==> inputs of raven <==
==> flow/design.v <==
`timescale 1ns / 1ps
module FIFO(clk, rst, wr_en, rd_en, buf_in, buf_out, buf_empty, buf_full, fifo_counter);
input clk, rst, wr_en, rd_en;
input [7:0] buf_in;
output [7:0] buf_out;
output buf_empty, buf_full;
output [6:0] fifo_counter;
reg [7:0] buf_out;
reg buf_empty, buf_full;
reg [6:0] fifo_counter;
reg [5:0] rd_ptr, wr_ptr;
reg [7:0] buf_mem[63:0];
always@ (fifo_counter) begin
    buf_empty = (fifo_counter == 0);  
    buf_full = (fifo_counter == 64);  
end
always @(posedge clk or posedge rst) begin
    if( rst )  
        fifo_counter <= 0;
    else if((!buf_full && wr_en) && (!buf_empty && rd_en))  
        fifo_counter <= fifo_counter;
    else if (!buf_full && wr_en)  
        fifo_counter <= fifo_counter + 1;
    else if (!buf_empty && rd_en)  
        fifo_counter <= fifo_counter - 1;
    else  
        fifo_counter <= fifo_counter;
end
always @(posedge clk or posedge rst) begin
    if (rst)  
        buf_out <= 0;
    else begin
        if (rd_en && !buf_empty)
            buf_out <= buf_mem[rd_ptr];
        else  
            buf_out <= buf_out;
    end
end
always @(posedge clk) begin
    if (!buf_full && wr_en)
        buf_mem[wr_ptr] <= buf_in;
    else
        buf_mem[wr_ptr] <= buf_mem[wr_ptr];
end
always @(posedge clk or posedge rst) begin
    if(rst) begin
        wr_ptr <= 0;
        rd_ptr <= 0;
    end
    else begin
        if (!buf_full && wr_en)  
            wr_ptr <= wr_ptr + 1;
        else  
            wr_ptr <= wr_ptr;
        if (!buf_empty && rd_en)  
            rd_ptr <= rd_ptr + 1;
        else  
            rd_ptr <= rd_ptr;               
    end
end
endmodule
==> flow/run.sh <==
#!/bin/bash
# the make line also repeats each setting of config.mk as NAME=value (left out here)
make -C /OpenROAD-flow-scripts/flow DESIGN_CONFIG=/design/flow/config.mk WORK_HOME=/design/flow/orfs CLKGATE_MAP_FILE= finish
==> flow/config.mk <==
export PLATFORM = sky130hd
export DESIGN_NAME = FIFO
export DESIGN_NICKNAME = FIFO
export VERILOG_FILES = /design/flow/design.v
export SDC_FILE = /design/flow/constraint.sdc
export NUM_CORES = 4
export LEC_CHECK = 0
export CAP_MARGIN = 30
export CELL_PAD_IN_SITES_DETAIL_PLACEMENT = 2
export CELL_PAD_IN_SITES_GLOBAL_PLACEMENT = 2
export CORE_MARGIN = 2
export CORE_UTILIZATION = 40
export CTS_CLUSTER_DIAMETER = 345
export GPL_TIMING_DRIVEN = 0
export SETUP_SLACK_MARGIN = -0.42
export SLEW_MARGIN = 20
export TNS_END_PERCENT = 55
==> flow/constraint.sdc <==
create_clock -name core_clock -period 5.0 [get_ports {clk}]
set_input_delay 1.0000 -clock core_clock [delete_from_list [all_inputs] [get_ports {clk}]]
set_output_delay 1.0000 -clock core_clock [all_outputs]
set_load 0.01 [all_outputs]
==> quartz: changes against raven <==
ABC_AREA = 0   (was unset)
CAP_MARGIN = 20   (was 30)
CELL_PAD_IN_SITES_DETAIL_PLACEMENT = unset   (was 2)
CELL_PAD_IN_SITES_GLOBAL_PLACEMENT = unset   (was 2)
CORE_UTILIZATION = 72   (was 40)
CTS_CLUSTER_DIAMETER = 363   (was 345)
CTS_CLUSTER_SIZE = 13   (was unset)
GPL_TIMING_DRIVEN = unset   (was 0)
PLACE_DENSITY_LB_ADDON = 0.06   (was unset)
SETUP_SLACK_MARGIN = 0.61   (was -0.42)
TNS_END_PERCENT = unset   (was 55)
==> flow/constraint.sdc (replaced) <==
create_clock -name core_clock -period 2.08 [get_ports {clk}]
set_input_delay 0.4160 -clock core_clock [delete_from_list [all_inputs] [get_ports {clk}]]
set_output_delay 0.4160 -clock core_clock [all_outputs]
set_load 0.01 [all_outputs]
==> qor summary <==
| item | quartz | raven |
|---|---|---|
| Run status | failed layout checks | complete, no violations |
| Reasons for failing layout checks | setup timing | - |
| Cells after DPL | 1,637 | 1,831 |
| Cell with the largest stage delay on the worst path | sky130_fd_sc_hd__or4_4 | sky130_fd_sc_hd__clkdlybuf4s50_1 |
| Clock-cell share | 5.43% | 7.50% |
| Switching pwr | 10.0 mW | 4.61 mW |
| Sw Share | 31.2% | 33.3% |
| Hold wc startpoint | buf_in[4] | rd_ptr[5] |
| Data arrival time of the critical path | 3.16 ns | 2.73 ns |
| TritonCTS Buffers | 47 | 58 |
| Maximum fanout encountered on the critical timing path | 3 | 5 |
| Critical path depth | 9 | 3 |
| Type of the worst setup path | reg2reg | reg2out |
| Area of combinational cells with multiple inputs | 0.00518 mm² | 0.00499 mm² |


==> build 14 <==
Starts from the design.v that is shown in full above.
make LEC_CHECK=0 ABC_AREA=1 CAP_MARGIN=20 CORE_MARGIN=2 CORE_UTILIZATION=72 CTS_CLUSTER_DIAMETER=381 PLACE_DENSITY_LB_ADDON=0.06 SETUP_SLACK_MARGIN=-0.2 SLEW_MARGIN=20 finish   # period 2.08 ns
run.sh (not shown) runs the stock make flow with config.mk's settings and CLKGATE_MAP_FILE=.
==> trial 28 (differences from build 14) <==
Settings changed: ABC_AREA 1 to default, CAP_MARGIN 20 to 5, CTS_CLUSTER_DIAMETER 381 to default, CTS_CLUSTER_SIZE from default to 54, PLACE_DENSITY from default to 0.66, PLACE_DENSITY_LB_ADDON 0.06 to default, SETUP_SLACK_MARGIN -0.2 to default, TNS_END_PERCENT from default to 5.
==> flow/constraint.sdc (replaced) <==
create_clock -name core_clock -period 4.74 [get_ports {clk}]
set_input_delay 0.9480 -clock core_clock [delete_from_list [all_inputs] [get_ports {clk}]]
set_output_delay 0.9480 -clock core_clock [all_outputs]
set_load 0.01 [all_outputs]
==> results <==
In trial 28 the die size is smaller than in build 14, by about 7%. In trial 28 the total power is lower than in build 14, by about 60%. Of trial 28 and build 14, build 14 has the higher non-clock buffer count (gap 144). Trial 28 produced a clean layout. Build 14 finished but fails on setup timing. Of build 14 and trial 28, trial 28 has the higher register-to-register slack (gap 1.8 ns).
==> figures <==
| item | trial 28 | build 14 |
|---|---|---|
| Fraction of area in non-clock buffers | 1.82% | 6.83% |
| Met1 GRT Util | 47.7% | 49.8% |
| Final Net Count | 1175 | 2295 |
| Largest net degree at the start of global routing | 80 | 70 |
| Post-CTS setup buffers | 0 | 3 |
| Run status | no timing/DRC/antenna violations | finished with violations |
| Layout check failures | - | setup timing |
| Power dissipated in combinational cells | 0.00363 W | 0.0133 W |
| Worst hold-check path type | flop to flop | input pin to async pin |
| Fill cell total of the finished layout | 1489 | 1739 |
| Number of CTS-inserted buffers | 51 | 50 |
Power figures rest on the tool's default switching activity, not on a simulated workload.
